build 66:
==> flow/design.v <==
module ari_unit #(parameter width =16,parameter MSB=32)  
(      input      [width-1:0] A,
       input      [width-1:0] B,
       input                  clk,
       input                  rest,
       input      [1:0]       alu_fun,
       input                  ari_EN,
       output reg [width-1:0] ari_out,  
       output reg             carry_out,
       output reg             ari_flag
       );
       reg  [width-1:0] ari_out_reg;  
 always @(posedge clk or negedge rest)  
       begin 
         if(!rest)
        ari_out <='b0;
      else
          ari_out <=ari_out_reg;
       end  
 always @(*)
      begin 
        carry_out=1'b0;
        ari_flag=1'b0;
        ari_out_reg='b0;
        if(ari_EN)
          begin
          case(alu_fun)    
          2'b00: begin
                 { carry_out,ari_out_reg}=A+B;
                  ari_flag=1'b1;
                  end 
          2'b01:begin
                {carry_out,ari_out_reg}=A-B;                  
                 ari_flag=1'b1;
                end                               
          2'b10:begin
                ari_out_reg=A*B;
                ari_flag=1'b1;
                end                                 
          2'b11:begin
                if(B=='b0)
                  ari_out_reg={width{1'b1}};  
                else
                  ari_out_reg=A/B;
                ari_flag=1'b1;
               end                   
          default: ari_out_reg='b0; 
          endcase
        end  
        else
            begin
            ari_out_reg='b0;
            end   
      end
  endmodule   
module cmp_unit #(parameter width =16)  
(      input      [width-1:0] A,
       input      [width-1:0] B,
       input                  clk,
       input                  rest,
       input      [1:0]       alu_fun,
       input                  cmp_EN,
       output reg [width-1:0] cmp_out,
       output reg             cmp_flag
       );
       reg [width-1:0]  cmp_out_reg; 
 always @(posedge clk or negedge rest)   
       begin 
         if(!rest)
        cmp_out <='b0;
      else
          cmp_out <=cmp_out_reg;
       end  
 always @(*)
      begin 
        cmp_flag=1'b0;
        cmp_out_reg=1'b0;
        if(cmp_EN)
          begin
              case(alu_fun)    
              2'b00: begin
                        cmp_out_reg='b0;
                        cmp_flag=1'b1;
                     end                                       
              2'b01:begin
                     if(A==B)
                       begin
                        cmp_out_reg='b1;
                        cmp_flag=1'b1;
                       end 
                      else
                        begin
                        cmp_out_reg='b0;
                        end
                    end
              2'b10:begin
                     if(A>B)
                       begin
                        cmp_out_reg='b10;
                        cmp_flag=1'b1;
                       end 
                      else
                        begin
                        cmp_out_reg='b0;
                        end
                    end
              2'b11:begin
                     if(A<B)
                       begin
                        cmp_out_reg='b11;
                        cmp_flag=1'b1;
                       end 
                      else
                        begin
                        cmp_out_reg='b0;
                        end
                    end
              default: cmp_out_reg='b0; 
              endcase
       end        
       else
          begin
          cmp_out_reg='b0;
          end 
      end
  endmodule   
module log_unit #(parameter width =16)  
(      input      [width-1:0] A,
       input      [width-1:0] B,
       input                  clk,
       input                  rest,
       input      [1:0]       alu_fun,
       input                  log_EN,
       output reg [width-1:0] log_out,
       output reg             log_flag
       );
       reg  [width-1:0] log_out_reg; 
 always @(posedge clk or negedge rest)   
       begin 
         if(!rest)
        log_out <=1'b0;
      else
          log_out <=log_out_reg;
       end  
 always @(*)
      begin 
        log_flag=1'b0;
        log_out_reg='b0;
        if(log_EN)
        begin  
             case(alu_fun)    
             2'b00: begin                    
                        log_out_reg=A&B;
                        log_flag=1'b1;
                    end                                     
            2'b01:begin     
                        log_out_reg=A|B;
                        log_flag=1'b1;
                   end     
            2'b10:begin                  
                        log_out_reg=~(A&B);
                        log_flag=1'b1;
                  end                    
           2'b11:begin           
                        log_out_reg=~(A|B);
                        log_flag=1'b1;
                 end                  
           default: log_out_reg='b0; 
          endcase  
        end
        else
            begin
            log_out_reg='b0;
            end
      end      
  endmodule   
module shift_unit #(parameter width =16)  
(      input      [width-1:0] A,
       input      [width-1:0] B,
       input                  clk,
       input                  rest,
       input      [1:0]       alu_fun,
       input                  shift_EN,
       output reg [(width*2)-1:0] shift_out,
       output reg             shift_flag
       );
       reg  [(width*2)-1:0]  shift_out_reg; 
 always @(posedge clk or negedge rest)   
       begin 
         if(!rest)
        shift_out <='b0;
      else
          shift_out <=shift_out_reg;
       end  
 always @(*)
      begin 
        shift_flag=1'b0;
        shift_out_reg='b0;
        if(shift_EN)
          begin
          case(alu_fun)    
              2'b00:begin              
                        shift_out_reg=A>>1;
                        shift_flag=1'b1;
                    end                                   
              2'b01:begin
                        shift_out_reg=A<<1;
                        shift_flag=1'b1;
                    end                 
              2'b10:begin
                        shift_out_reg=B>>1;
                        shift_flag=1'b1;
                    end 
              2'b11:begin   
                        shift_out_reg=B<<1;
                        shift_flag=1'b1;
                    end 
             default: shift_out_reg='b0; 
             endcase  
          end
          else
             begin
             shift_out_reg='b0;
             end
      end       
  endmodule   
module dec_unit   
(     
       input           [1:0]     alu_fun,
       output    reg             ari_EN,
       output    reg             log_EN,
       output    reg             cmp_EN,
       output    reg             shift_EN
       );
 always @(*)  
       begin 
       ari_EN=1'b0;
       log_EN=1'b0;
       cmp_EN=1'b0;
       shift_EN=1'b0;
       casex(alu_fun)
         2'b00:ari_EN=1'b1;
         2'b11:shift_EN=1'b1;
         2'b10:cmp_EN=1'b1;
         2'b01:log_EN=1'b1;
         default: begin
                   ari_EN=1'b0;
                   log_EN=1'b0;
                   cmp_EN=1'b0;
                   shift_EN=1'b0;
                  end
       endcase           
       end         
endmodule 
module ALU_TOP #(parameter wid =16,parameter MB=32)   
  (
   input  wire [wid-1:0] A,
   input  wire [wid-1:0] B,
   input  wire [3:0]     alu_fun,
   input  wire           clk,
   input  wire           rest,
   output wire  [wid-1:0]  ari_out,   
   output wire            carry_out,
   output wire            ari_flag,
   output wire  [wid-1:0] log_out,
   output wire            log_flag,
   output wire  [wid-1:0] cmp_out,
   output wire            cmp_flag,
   output wire  [wid-1:0] shift_out,
   output wire            shift_flag
   ); 
  wire  AR_EN,LO_EN,CM_EN,SH_EN; 
  wire [1:0]  ms,ls;
  assign ms=alu_fun[1:0];
  assign ls=alu_fun[3:2];
  ari_unit U_arithmatic (
  .A(A),
  .B(B),
  .clk(clk),
  .rest(rest),
  .alu_fun(ms),
  .ari_EN(AR_EN),
  .ari_out(ari_out),
  .carry_out(carry_out),
  .ari_flag(ari_flag)
  );
  cmp_unit U_compare (
  .A(A),
  .B(B),
  .clk(clk),
  .rest(rest),
  .alu_fun(ms),
  .cmp_EN(CM_EN),
  .cmp_out(cmp_out),
  .cmp_flag(cmp_flag)
  );
  log_unit U_logic (
  .A(A),
  .B(B),
  .clk(clk),
  .rest(rest),
  .alu_fun(ms),
  .log_EN(LO_EN),
  .log_out(log_out),
  .log_flag(log_flag)
  );
  shift_unit U_shift (
  .A(A),
  .B(B),
  .clk(clk),
  .rest(rest),
  .alu_fun(ms),
  .shift_EN(SH_EN),
  .shift_out(shift_out),
  .shift_flag(shift_flag)
  );
  dec_unit U_decoder (
  .alu_fun(ls),
  .cmp_EN(CM_EN),
  .ari_EN(AR_EN),
  .shift_EN(SH_EN),
  .log_EN(LO_EN)
  );
endmodule 
clock: 35.0 ns
lec_check: 0
cap_margin: 20
core_margin: 2
core_utilization: 40
cts_cluster_diameter: 116
cts_cluster_size: 98
slew_margin: 20
tns_end_percent: 10
run.sh (not shown) runs the stock make flow with config.mk's settings and CLKGATE_MAP_FILE=.
Build 66: done, clean on timing, DRC and antenna
Input-level comparison between build 65 and build 66:
- a change of CTS_CLUSTER_DIAMETER from 116 to 397
- an added CELL_PAD_IN_SITES_GLOBAL_PLACEMENT of 3
- a deleted TNS_END_PERCENT that had been 10
- a change of CTS_CLUSTER_SIZE from 98 to 42
### Flow results
Build 65 against build 66: met3 routing resource usage after global routing went down by 1.3 points, final standard cell utilization of the core grew by 0.33 points, layout overhead on the synthesized area shows an increase of 0.81 points.
Looking at worst setup slack, build 65 sits above build 66.
Per the comparison of build 65 with build 66, clock power shrank by about 1%, clock share of power held steady, cell area grew by about 0.7%.
Number of filler instances in the final layout: lower on build 66
Against build 66, build 65 reports a total power that is higher.
Re fraction of power spent switching nets: build 65 and build 66 aren't equal, and the higher value belongs to build 65.
Diff build 65 and build 66: global-route usage lower in build 66
Changes in build 21 relative to build 65:
- CELL_PAD_IN_SITES_GLOBAL_PLACEMENT removed (was 3)
- CTS_CLUSTER_SIZE changed from 42 to 98
- TNS_END_PERCENT newly set to 10
- CTS_CLUSTER_DIAMETER changed from 397 to 400
==> results <==
Diff build 65..build 21 | and-or/or-and share of the synthesized area | negligible
Going from build 65 to build 21, clock power share neither gained nor lost much, largest stage delay on the critical path has remained practically unchanged, post-synthesis xor/xnor area fraction ~0 delta, area of placed instances now sits lower, clock-buffer cell count increased 1.
Comparing worst setup slack for build 21 and build 65, the smaller number came from build 21.
Power figures rest on the tool's default switching activity, not on a simulated workload.
